## bfcpu_core
module bfcpu_core
(
    input  logic CLK,
    input  logic RES_N,
    output logic        BUS_REQ,
    output logic        BUS_WRITE,
    output logic [15:0] BUS_ADDR,
    output logic [ 7:0] BUS_WDATA,
    input  logic [ 7:0] BUS_RDATA,
    input  logic        BUS_RDY,
    output logic        IO_REQ,
    output logic        IO_WRITE,
    output logic [ 1:0] IO_ADDR,
    output logic [ 7:0] IO_WDATA,
    input  logic [ 7:0] IO_RDATA,
    input  logic        IO_RDY
);
For scale: roughly 2900 cells after synthesis, ~480 flip-flops, ~58 I/O pins, ~29000 um^2 of cells after synthesis.
clock: 7.29 ns
lec_check: 0
cap_margin: 20
core_margin: 2
core_utilization: 72
cts_cluster_diameter: 27
place_density_lb_addon: 0.25
setup_slack_margin: 1.84
slew_margin: 20
run.sh (not shown) runs the stock make flow with config.mk's settings and CLKGATE_MAP_FILE=.
The first run ended with an error in 5_1_grt.
==> next run, changes <==
--- a/flow/config.mk
+++ b/flow/config.mk
@@ -10,4 +10 @@
-export CORE_UTILIZATION = 72
-export CTS_CLUSTER_DIAMETER = 27
-export PLACE_DENSITY_LB_ADDON = 0.25
-export SETUP_SLACK_MARGIN = 1.84
+export CORE_UTILIZATION = 40
==> flow/constraint.sdc (replaced) <==
create_clock -name core_clock -period 10.0 [get_ports {CLK}]
set_input_delay 2.0000 -clock core_clock [delete_from_list [all_inputs] [get_ports {CLK}]]
set_output_delay 2.0000 -clock core_clock [all_outputs]
set_load 0.01 [all_outputs]
What happened: With this change the flow passed the timing, DRC and antenna checks; synthesized area stays the same; die area goes up by 78%; synthesized cell count stays the same.
==> next run, changes <==
--- a/flow/config.mk
+++ b/flow/config.mk
@@ -10 +10 @@
-export CORE_UTILIZATION = 40
+export CORE_UTILIZATION = 23
==> flow/constraint.sdc (replaced) <==
create_clock -name core_clock -period 11.3 [get_ports {CLK}]
set_input_delay 2.2600 -clock core_clock [delete_from_list [all_inputs] [get_ports {CLK}]]
set_output_delay 2.2600 -clock core_clock [all_outputs]
set_load 0.01 [all_outputs]
The changed run produced a clean layout.
Total power falls by roughly a tenth.
Core utilization falls by 18 points.
Register-to-register slack gets better by 1.3 ns.
Wire length rises slightly.
==> next run, changes <==
--- a/flow/config.mk
+++ b/flow/config.mk
@@ -10 +10,3 @@
-export CORE_UTILIZATION = 23
+export CORE_UTILIZATION = 66
+export CTS_CLUSTER_DIAMETER = 351
+export SETUP_SLACK_MARGIN = -0.52
==> flow/constraint.sdc (replaced) <==
create_clock -name core_clock -period 5.41 [get_ports {CLK}]
set_input_delay 1.0820 -clock core_clock [delete_from_list [all_inputs] [get_ports {CLK}]]
set_output_delay 1.0820 -clock core_clock [all_outputs]
set_load 0.01 [all_outputs]
After rerunning: This time the run finished but failed the layout checks on setup timing. Register-to-register slack loses 4.8 ns. Clock skew shrinks by 0.011 ns. Clock power grows by 98%. Wire length grows by 11%. Final area grows by 8.0%. Die area shrinks by 65%. Final cell count shrinks by 13%. Count of clock-buffer cells in the layout grows by 2. Power grows by 130%. Core utilization grows by 56 points.
==> next run, changes <==
--- a/flow/config.mk
+++ b/flow/config.mk
@@ -8,0 +9 @@
+export CORE_ASPECT_RATIO = 0.65
@@ -10,3 +11,2 @@
-export CORE_UTILIZATION = 66
-export CTS_CLUSTER_DIAMETER = 351
-export SETUP_SLACK_MARGIN = -0.52
+export CORE_UTILIZATION = 70
+export MAX_ROUTING_LAYER = met4
==> flow/constraint.sdc (replaced) <==
create_clock -name core_clock -period 10.0 [get_ports {CLK}]
set_input_delay 2.0000 -clock core_clock [delete_from_list [all_inputs] [get_ports {CLK}]]
set_output_delay 2.0000 -clock core_clock [all_outputs]
set_load 0.01 [all_outputs]
=>
- With this change the flow passed the timing, DRC and antenna checks
- power decreases by 52%
- first-iteration DRC count increases by 16%
- worst setup slack gets better by 1.3 ns
- cell count decreases by 13%
- routed wire length decreases by 9.6%
- synthesized area does not change
- critical path depth decreases by 4
- utilization decreases by 5.6 points
- global-route usage is about the same
- sequential power decreases by 39%
==> next run, changes <==
--- a/flow/config.mk
+++ b/flow/config.mk
@@ -9 +8,0 @@
-export CORE_ASPECT_RATIO = 0.65
@@ -12 +11 @@
-export MAX_ROUTING_LAYER = met4
+export SETUP_SLACK_MARGIN = -0.44
==> flow/constraint.sdc (replaced) <==
create_clock -name core_clock -period 5.96 [get_ports {CLK}]
set_input_delay 1.1920 -clock core_clock [delete_from_list [all_inputs] [get_ports {CLK}]]
set_output_delay 1.1920 -clock core_clock [all_outputs]
set_load 0.01 [all_outputs]
This time the run completed and failed the layout checks on setup timing.
Die size barely changes.
Design area goes up by roughly a tenth.
Worst hold slack gains 0.014 ns.
Wire length goes up by roughly a tenth.
Critical path depth goes up by 5.
Utilization goes up by 7.4 points.
Global-route usage goes up by 2.3 points.
Power goes up by well over a third.
Clock skew goes up by 0.035 ns.

* * *

## alpha
bfcpu_core again, from the RTL that the note above started with.
// bfcpu_core
module bfcpu_core
(
    input  logic CLK,
    input  logic RES_N,
    output logic        BUS_REQ,
    output logic        BUS_WRITE,
    output logic [15:0] BUS_ADDR,
    output logic [ 7:0] BUS_WDATA,
    input  logic [ 7:0] BUS_RDATA,
    input  logic        BUS_RDY,
    output logic        IO_REQ,
    output logic        IO_WRITE,
    output logic [ 1:0] IO_ADDR,
    output logic [ 7:0] IO_WDATA,
    input  logic [ 7:0] IO_RDATA,
    input  logic        IO_RDY
);
clock: 10.0 ns
lec_check: 0
abc_area: 1
cap_margin: 20
cell_pad_in_sites_detail_placement: 1
core_aspect_ratio: 1.09
core_margin: 2
core_utilization: 70
cts_cluster_diameter: 331
gpl_timing_driven: 0
hold_slack_margin: 0.1
max_routing_layer: met4
min_routing_layer: met2
setup_slack_margin: 2.18
slew_margin: 20
tns_end_percent: 70
The flow ended early for alpha: it failed with a tool error in detailed placement (3_5_place_dp).
--- input diff alpha..beta ---
- MIN_ROUTING_LAYER no longer set, was met2
- TNS_END_PERCENT no longer set, was 70
- GPL_TIMING_DRIVEN no longer set, was 0
- SETUP_SLACK_MARGIN no longer set, was 2.18
- ABC_AREA no longer set, was 1
- MAX_ROUTING_LAYER no longer set, was met4
- HOLD_SLACK_MARGIN no longer set, was 0.1
- CORE_ASPECT_RATIO no longer set, was 1.09
- CTS_CLUSTER_DIAMETER no longer set, was 331
- CELL_PAD_IN_SITES_DETAIL_PLACEMENT no longer set, was 1
- CORE_UTILIZATION now 40, was 70
- the clock period (ns, I/O delays scaled along) now 12.0, was 10.0
[summary]
The remaining runs in alpha and beta completed every stage, whereas alpha halted early. alpha: aborted in detailed placement (3_5_place_dp) (tool error). The final reports for beta and alpha show sequential share of the synthesized area higher in the former. [beta] final weighted congestion in routability-driven placement fell 0.24 relative to alpha. From alpha to beta the numbers moved as follows: synthesized area has decreased, chip area has increased.
> inputs changed (beta -> gamma)
- SETUP_SLACK_MARGIN now -0.24, previously not set
- CTS_CLUSTER_SIZE now 40, previously not set
- CAP_MARGIN now 15, was 20
- CORE_UTILIZATION now 72, was 40
- the clock period (ns, I/O delays scaled along) now 8.24, was 12.0
- The part of the power in the clock network of gamma falls short of that of beta by 2.9 points.
- Cell at the slowest stage of the critical path = sky130_fd_sc_hd__clkdlybuf4s50_1: gamma; cell at the slowest stage of the critical path = sky130_fd_sc_hd__nor3_2: beta
- Lower area overhead of the layout relative to synthesis among gamma and beta: gamma
- gamma against beta: first-iteration DRC count shows an increase of 57%, non-clock buffer count in the final layout increased by about 24% relative to the old numbers, Yosys chip area ~0 delta, area after synthesis ~0 delta.
- [gamma] flow finished | final checks: failed | reasons: negative setup slack
- Of the two values seen for end of the critical path, BUS_ADDR[2] was produced by gamma and BUS_ADDR[7] by beta.
- Changes observed in gamma relative to beta: flip-flop and latch share of the layout cell area picked up an extra 0.58 points; clock power picked up an extra about 28%.
- Min global routing usage on met2 across gamma and beta: beta
--- input diff gamma..delta ---
- setting CTS_CLUSTER_DIAMETER to 397 for the first time
- setting GPL_ROUTABILITY_DRIVEN to 1 for the first time
- changing CTS_CLUSTER_SIZE from 40 to 15
- setting PLACE_DENSITY_LB_ADDON to 0.03 for the first time
- setting MIN_ROUTING_LAYER to met1 for the first time
- changing SLEW_MARGIN from 20 to 40
- changing CAP_MARGIN from 15 to 0
- setting HOLD_SLACK_MARGIN to 0.29 for the first time
- changing SETUP_SLACK_MARGIN from -0.24 to 2.12
- setting CORE_ASPECT_RATIO to 0.99 for the first time
==> results <==
- delta was carried through to the last stage, and its layout satisfied the timing, DRC and antenna checks.
- delta vs gamma, total global routing track utilization went down by 1.1 points.
- delta against gamma: average wire length per cell after detail routing higher; synthesis-to-layout area growth now larger; global-route wire length before repair flat; weighted congestion at the end of routability-driven global placement lost about 1.3%; number of well taps decreased by about 1.3% relative to the old numbers.
- The minimum clock period after layout of delta was superior to that of gamma.
- delta gives more share of power burned in combinational logic than gamma did.
- Compared with gamma, in delta number of clock-tree buffers in the layout decreased 34%, switching power increased 1.5%.

* * *

## v24
bfcpu_core again, from the RTL that the note above started with.
export LEC_CHECK = 0
export ABC_AREA = 1
export CAP_MARGIN = 20
export CORE_ASPECT_RATIO = 0.65
export CORE_MARGIN = 2
export CORE_UTILIZATION = 70
export CTS_CLUSTER_DIAMETER = 100
export MAX_ROUTING_LAYER = met5
export SLEW_MARGIN = 20
create_clock -name core_clock -period 10.0 [get_ports {CLK}]
Edits applied to the flow inputs when going from v24 to v15:
# v24
export LEC_CHECK = 0
export ABC_AREA = 1
export CAP_MARGIN = 20
export CORE_ASPECT_RATIO = 0.65
export CORE_MARGIN = 2
export CORE_UTILIZATION = 70
export CTS_CLUSTER_DIAMETER = 100
export MAX_ROUTING_LAYER = met5
export SLEW_MARGIN = 20
create_clock -name core_clock -period 10.0 [get_ports {CLK}]
# v15
export LEC_CHECK = 0
export ABC_AREA = 1
export CAP_MARGIN = 20
export CELL_PAD_IN_SITES_DETAIL_PLACEMENT = 1
export CORE_ASPECT_RATIO = 1.01
export CORE_MARGIN = 2
export CORE_UTILIZATION = 70
export CTS_CLUSTER_DIAMETER = 331
export GPL_TIMING_DRIVEN = 0
export MAX_ROUTING_LAYER = met4
export MIN_ROUTING_LAYER = met2
export SLEW_MARGIN = 20
export TNS_END_PERCENT = 70
create_clock -name core_clock -period 10.0 [get_ports {CLK}]
v15 did not finish; the tool stopped in detailed placement (3_5_place_dp) with error DPL-0033. | die height | v15 vs v24 | 41 um higher |. Summary: with v24 as the reference, chip width in v15 moved down by more than 10%. Reported for v24 and v15, mux share of post-synthesis cell area turned out identical to the last digit. Diff v15..v24 | number of nets in the synthesized netlist | unchanged. What v15 reported for standard-cell row count has to be multiplied by 0.800 to get the figure for v24. From v15 to v24, synthesis-stage register bit count did not move at all. Comparing starting utilization of the core area for v24 and v15, the bigger number came from v24.
Edits applied to the flow inputs when going from v15 to v59:
# v15
export LEC_CHECK = 0
export ABC_AREA = 1
export CAP_MARGIN = 20
export CELL_PAD_IN_SITES_DETAIL_PLACEMENT = 1
export CORE_ASPECT_RATIO = 1.01
export CORE_MARGIN = 2
export CORE_UTILIZATION = 70
export CTS_CLUSTER_DIAMETER = 331
export GPL_TIMING_DRIVEN = 0
export MAX_ROUTING_LAYER = met4
export MIN_ROUTING_LAYER = met2
export SLEW_MARGIN = 20
export TNS_END_PERCENT = 70
create_clock -name core_clock -period 10.0 [get_ports {CLK}]
# v59
export LEC_CHECK = 0
export CAP_MARGIN = 20
export CELL_PAD_IN_SITES_DETAIL_PLACEMENT = 1
export CORE_MARGIN = 2
export CORE_UTILIZATION = 32
export CTS_CLUSTER_DIAMETER = 210
export GPL_TIMING_DRIVEN = 0
export PLACE_DENSITY = 0.51
export SLEW_MARGIN = 20
create_clock -name core_clock -period 17.0 [get_ports {CLK}]
[summary]
v59 has completed all stages; timing, DRC and antenna checks passed.
Area fraction in xor and xnor cells was lower in v15 than in v59.
v15 → v59: mean instance size in the synthesized netlist increased 38%, synthesized netlist cell count decreased by 1138 relative to the old numbers, yosys-reported design area after synthesis shows a reduction of 320 um^2, area after synthesis decreased 320 um^2, die area went up 50000 um^2.
Changes in v19 relative to v59:
# v59
export LEC_CHECK = 0
export CAP_MARGIN = 20
export CELL_PAD_IN_SITES_DETAIL_PLACEMENT = 1
export CORE_MARGIN = 2
export CORE_UTILIZATION = 32
export CTS_CLUSTER_DIAMETER = 210
export GPL_TIMING_DRIVEN = 0
export PLACE_DENSITY = 0.51
export SLEW_MARGIN = 20
create_clock -name core_clock -period 17.0 [get_ports {CLK}]
# v19
export LEC_CHECK = 0
export CAP_MARGIN = 20
export CELL_PAD_IN_SITES_DETAIL_PLACEMENT = 1
export CORE_MARGIN = 2
export CORE_UTILIZATION = 32
export CTS_CLUSTER_DIAMETER = 195
export GPL_ROUTABILITY_DRIVEN = 0
export GPL_TIMING_DRIVEN = 0
export HOLD_SLACK_MARGIN = 0.25
export PLACE_DENSITY = 0.51
export SLEW_MARGIN = 20
create_clock -name core_clock -period 17.0 [get_ports {CLK}]
==> results <==
- Between v19 and v59, the met1 usage does not differ in any meaningful way.
- Delta (v19 minus v59): final setup skew shrank by 14 ps; number of sequential cells in the layout saw little to no change.
- Diff v59 -> v19: shortest period the worst path allows increased by 420 ps relative to the old numbers; antenna cell count lower; design area saw an increase; initial antenna violation count shows an increase of 3.
- v19: post-route fraction of the period consumed by the critical path 2.5 points above v59
Power and IR drop assume default switching activity.
